==> inputs of 01-24 <==
==> flow/design.v <==
`timescale 1ns / 1ps
module cordic_advanced #(
    parameter DATA_WIDTH = 18,           
    parameter ANGLE_WIDTH = 32,          
    parameter ITERATIONS = 18,           
    parameter PIPELINE_STAGES = 18       
)(
    input  wire                         clk,
    input  wire                         rst_n,
    input  wire                         enable,
    input  wire signed [DATA_WIDTH-1:0] x_in,
    input  wire signed [DATA_WIDTH-1:0] y_in,
    input  wire signed [ANGLE_WIDTH-1:0] z_in,           
    input  wire                         data_valid_in,
    output wire                         data_ready_out,
    output wire signed [DATA_WIDTH:0]   x_out,
    output wire signed [DATA_WIDTH:0]   y_out,
    output wire signed [ANGLE_WIDTH-1:0] z_out,
    output wire                         data_valid_out,
    input  wire                         data_ready_in,
    output wire                         overflow,
    output wire [15:0]                  iterations_count,
    output wire [31:0]                  throughput_counter
);
    localparam real CORDIC_GAIN = 1.646760258121;
    localparam signed [DATA_WIDTH-1:0] K_INVERSE = 
        (DATA_WIDTH == 16) ? 16'd19898 :
        (DATA_WIDTH == 18) ? 18'd79593 :
        (DATA_WIDTH == 20) ? 20'd318371 : 16'd19898;
    function [ANGLE_WIDTH-1:0] atan_lut;
        input integer idx;
        begin
            case(idx)
                0:  atan_lut = 32'h20000000;   
                1:  atan_lut = 32'h12E4051E;   
                2:  atan_lut = 32'h09FB385B;   
                3:  atan_lut = 32'h051111D4;   
                4:  atan_lut = 32'h028B0D43;   
                5:  atan_lut = 32'h0145D7E1;   
                6:  atan_lut = 32'h00A2F61E;   
                7:  atan_lut = 32'h00517C55;   
                8:  atan_lut = 32'h0028BE53;   
                9:  atan_lut = 32'h00145F2E;   
                10: atan_lut = 32'h000A2F98;   
                11: atan_lut = 32'h000517CC;   
                12: atan_lut = 32'h00028BE6;   
                13: atan_lut = 32'h000145F3;   
                14: atan_lut = 32'h0000A2F9;
                15: atan_lut = 32'h0000517D;
                16: atan_lut = 32'h000028BE;
                17: atan_lut = 32'h0000145F;
                18: atan_lut = 32'h00000A2F;
                19: atan_lut = 32'h00000518;
                20: atan_lut = 32'h0000028C;
                21: atan_lut = 32'h00000146;
                22: atan_lut = 32'h000000A3;
                23: atan_lut = 32'h00000051;
                24: atan_lut = 32'h00000028;
                25: atan_lut = 32'h00000014;
                26: atan_lut = 32'h0000000A;
                27: atan_lut = 32'h00000005;
                28: atan_lut = 32'h00000002;
                29: atan_lut = 32'h00000001;
                default: atan_lut = 32'h00000000;
            endcase
        end
    endfunction
    reg signed [DATA_WIDTH:0]   x_pipe [0:PIPELINE_STAGES];
    reg signed [DATA_WIDTH:0]   y_pipe [0:PIPELINE_STAGES];
    reg signed [ANGLE_WIDTH-1:0] z_pipe [0:PIPELINE_STAGES];
    reg                         valid_pipe [0:PIPELINE_STAGES];
    reg [15:0] iteration_counter;
    reg [31:0] throughput_cnt;
    reg        overflow_flag;
    assign data_ready_out = enable;
    assign data_valid_out = valid_pipe[PIPELINE_STAGES];
    assign iterations_count = iteration_counter;
    assign throughput_counter = throughput_cnt;
    assign overflow = overflow_flag;
    wire [1:0] quadrant;
    assign quadrant = z_in[ANGLE_WIDTH-1:ANGLE_WIDTH-2];
    always @(posedge clk or negedge rst_n) begin
        if (!rst_n) begin
            x_pipe[0] <= 0;
            y_pipe[0] <= 0;
            z_pipe[0] <= 0;
            valid_pipe[0] <= 0;
        end else if (enable && data_valid_in) begin
            valid_pipe[0] <= 1'b1;
            case (quadrant)
                2'b00, 2'b11: begin   
                    x_pipe[0] <= {x_in[DATA_WIDTH-1], x_in};
                    y_pipe[0] <= {y_in[DATA_WIDTH-1], y_in};
                    z_pipe[0] <= z_in;
                end
                2'b01: begin   
                    x_pipe[0] <= -{y_in[DATA_WIDTH-1], y_in};
                    y_pipe[0] <= {x_in[DATA_WIDTH-1], x_in};
                    z_pipe[0] <= {2'b00, z_in[ANGLE_WIDTH-3:0]};
                end
                2'b10: begin   
                    x_pipe[0] <= {y_in[DATA_WIDTH-1], y_in};
                    y_pipe[0] <= -{x_in[DATA_WIDTH-1], x_in};
                    z_pipe[0] <= {2'b11, z_in[ANGLE_WIDTH-3:0]};
                end
            endcase
        end else if (enable) begin
            valid_pipe[0] <= 0;
        end
    end
    genvar i;
    generate
        for (i = 0; i < PIPELINE_STAGES; i = i + 1) begin : cordic_pipeline
            wire decision_sign;
            wire signed [DATA_WIDTH:0] x_shifted, y_shifted;
            assign x_shifted = x_pipe[i] >>> i;
            assign y_shifted = y_pipe[i] >>> i;
            assign decision_sign = z_pipe[i][ANGLE_WIDTH-1];
            always @(posedge clk or negedge rst_n) begin
                if (!rst_n) begin
                    x_pipe[i+1] <= 0;
                    y_pipe[i+1] <= 0;
                    z_pipe[i+1] <= 0;
                    valid_pipe[i+1] <= 0;
                end else if (enable) begin
                    valid_pipe[i+1] <= valid_pipe[i];
                    if (valid_pipe[i]) begin
                        if (decision_sign) begin   
                            x_pipe[i+1] <= x_pipe[i] + y_shifted;
                            y_pipe[i+1] <= y_pipe[i] - x_shifted;
                            z_pipe[i+1] <= z_pipe[i] + atan_lut(i);
                        end else begin   
                            x_pipe[i+1] <= x_pipe[i] - y_shifted;
                            y_pipe[i+1] <= y_pipe[i] + x_shifted;
                            z_pipe[i+1] <= z_pipe[i] - atan_lut(i);
                        end
                    end else begin
                        x_pipe[i+1] <= x_pipe[i];
                        y_pipe[i+1] <= y_pipe[i];
                        z_pipe[i+1] <= z_pipe[i];
                    end
                end
            end
        end
    endgenerate
    assign x_out = x_pipe[PIPELINE_STAGES];
    assign y_out = y_pipe[PIPELINE_STAGES];
    assign z_out = z_pipe[PIPELINE_STAGES];
    always @(posedge clk or negedge rst_n) begin
        if (!rst_n) begin
            overflow_flag <= 0;
        end else begin
            if (valid_pipe[PIPELINE_STAGES]) begin
                overflow_flag <= (x_pipe[PIPELINE_STAGES] == {1'b1, {DATA_WIDTH{1'b0}}}) ||
                                 (y_pipe[PIPELINE_STAGES] == {1'b1, {DATA_WIDTH{1'b0}}});
            end
        end
    end
    always @(posedge clk or negedge rst_n) begin
        if (!rst_n) begin
            iteration_counter <= 0;
            throughput_cnt <= 0;
        end else begin
            if (data_valid_in && enable)
                iteration_counter <= iteration_counter + 1;
            if (data_valid_out && data_ready_in)
                throughput_cnt <= throughput_cnt + 1;
        end
    end
endmodule
module cordic_sincos #(
    parameter DATA_WIDTH = 18,
    parameter ANGLE_WIDTH = 32,
    parameter PIPELINE_STAGES = 18
)(
    input  wire                         clk,
    input  wire                         rst_n,
    input  wire                         enable,
    input  wire signed [ANGLE_WIDTH-1:0] angle,
    input  wire                         angle_valid,
    output wire                         angle_ready,
    output wire signed [DATA_WIDTH:0]   cos_out,
    output wire signed [DATA_WIDTH:0]   sin_out,
    output wire                         result_valid,
    input  wire                         result_ready
);
    localparam signed [DATA_WIDTH-1:0] K_INV = 
        (DATA_WIDTH == 16) ? 16'd19898 :
        (DATA_WIDTH == 18) ? 18'd79593 :
        (DATA_WIDTH == 20) ? 20'd318371 : 16'd19898;
    wire overflow;
    wire [15:0] iter_count;
    wire [31:0] throughput;
    cordic_advanced #(
        .DATA_WIDTH(DATA_WIDTH),
        .ANGLE_WIDTH(ANGLE_WIDTH),
        .ITERATIONS(PIPELINE_STAGES),
        .PIPELINE_STAGES(PIPELINE_STAGES)
    ) cordic_core (
        .clk(clk),
        .rst_n(rst_n),
        .enable(enable),
        .x_in(K_INV),
        .y_in({DATA_WIDTH{1'b0}}),
        .z_in(angle),
        .data_valid_in(angle_valid),
        .data_ready_out(angle_ready),
        .x_out(cos_out),
        .y_out(sin_out),
        .z_out(),
        .data_valid_out(result_valid),
        .data_ready_in(result_ready),
        .overflow(overflow),
        .iterations_count(iter_count),
        .throughput_counter(throughput)
    );
endmodule
==> flow/run.sh <==
#!/bin/bash
# the make line also repeats each setting of config.mk as NAME=value (left out here)
make -C /OpenROAD-flow-scripts/flow DESIGN_CONFIG=/design/flow/config.mk WORK_HOME=/design/flow/orfs CLKGATE_MAP_FILE= finish
==> flow/config.mk <==
export PLATFORM = sky130hd
export DESIGN_NAME = cordic_advanced
export DESIGN_NICKNAME = cordic_advanced
export VERILOG_FILES = /design/flow/design.v
export SDC_FILE = /design/flow/constraint.sdc
export NUM_CORES = 4
export LEC_CHECK = 0
export CAP_MARGIN = 20
export CELL_PAD_IN_SITES_GLOBAL_PLACEMENT = 3
export CORE_MARGIN = 9
export CORE_UTILIZATION = 15
export CTS_CLUSTER_SIZE = 84
export GPL_ROUTABILITY_DRIVEN = 0
export GPL_TIMING_DRIVEN = 1
export HOLD_SLACK_MARGIN = -0.07
export MAX_ROUTING_LAYER = met4
export MIN_ROUTING_LAYER = met2
export PLACE_DENSITY_LB_ADDON = 0.17
export SLEW_MARGIN = 20
export TNS_END_PERCENT = 95
==> flow/constraint.sdc <==
create_clock -name core_clock -period 6.37 [get_ports {clk}]
set_input_delay 1.2740 -clock core_clock [delete_from_list [all_inputs] [get_ports {clk}]]
set_output_delay 1.2740 -clock core_clock [all_outputs]
set_load 0.01 [all_outputs]
==> 08-15: changes against 01-24 <==
==> flow/config.mk (replaced) <==
export PLATFORM = sky130hd
export DESIGN_NAME = cordic_advanced
export DESIGN_NICKNAME = cordic_advanced
export VERILOG_FILES = /design/flow/design.v
export SDC_FILE = /design/flow/constraint.sdc
export NUM_CORES = 4
export LEC_CHECK = 0
export CAP_MARGIN = 20
export CELL_PAD_IN_SITES_DETAIL_PLACEMENT = 1
export CORE_ASPECT_RATIO = 0.64
export CORE_MARGIN = 10
export CORE_UTILIZATION = 72
export CTS_CLUSTER_DIAMETER = 358
export CTS_CLUSTER_SIZE = 69
export GPL_ROUTABILITY_DRIVEN = 0
export GPL_TIMING_DRIVEN = 0
export MAX_ROUTING_LAYER = met4
export MIN_ROUTING_LAYER = met2
export PLACE_DENSITY = 0.7
export SLEW_MARGIN = 5
==> flow/constraint.sdc (replaced) <==
create_clock -name core_clock -period 4.5 [get_ports {clk}]
set_input_delay 0.9000 -clock core_clock [delete_from_list [all_inputs] [get_ports {clk}]]
set_output_delay 0.9000 -clock core_clock [all_outputs]
set_load 0.01 [all_outputs]
==> qor.txt <==
status - timing/DRC/antenna clean
setup violators final - 0
Critical Setup Path Class - flop to flop
number of detailed-route iterations in the first pass - 9
met2 wire length - 289200 um
Total Wirelength - 534400 um
Source of the figures above: 01-24

==> qor.txt <==
die area - 189500 um^2
status - aborted with a tool error
Synth Register Bits - 1398
error msg - [ERROR DPL-0033] detailed placement checks failed during check placement.
Yosys top cell by area - dfrtp_1
FP Rows - 121
Failed at - detailed placement (3_5_place_dp)
Source of the figures above: 08-15

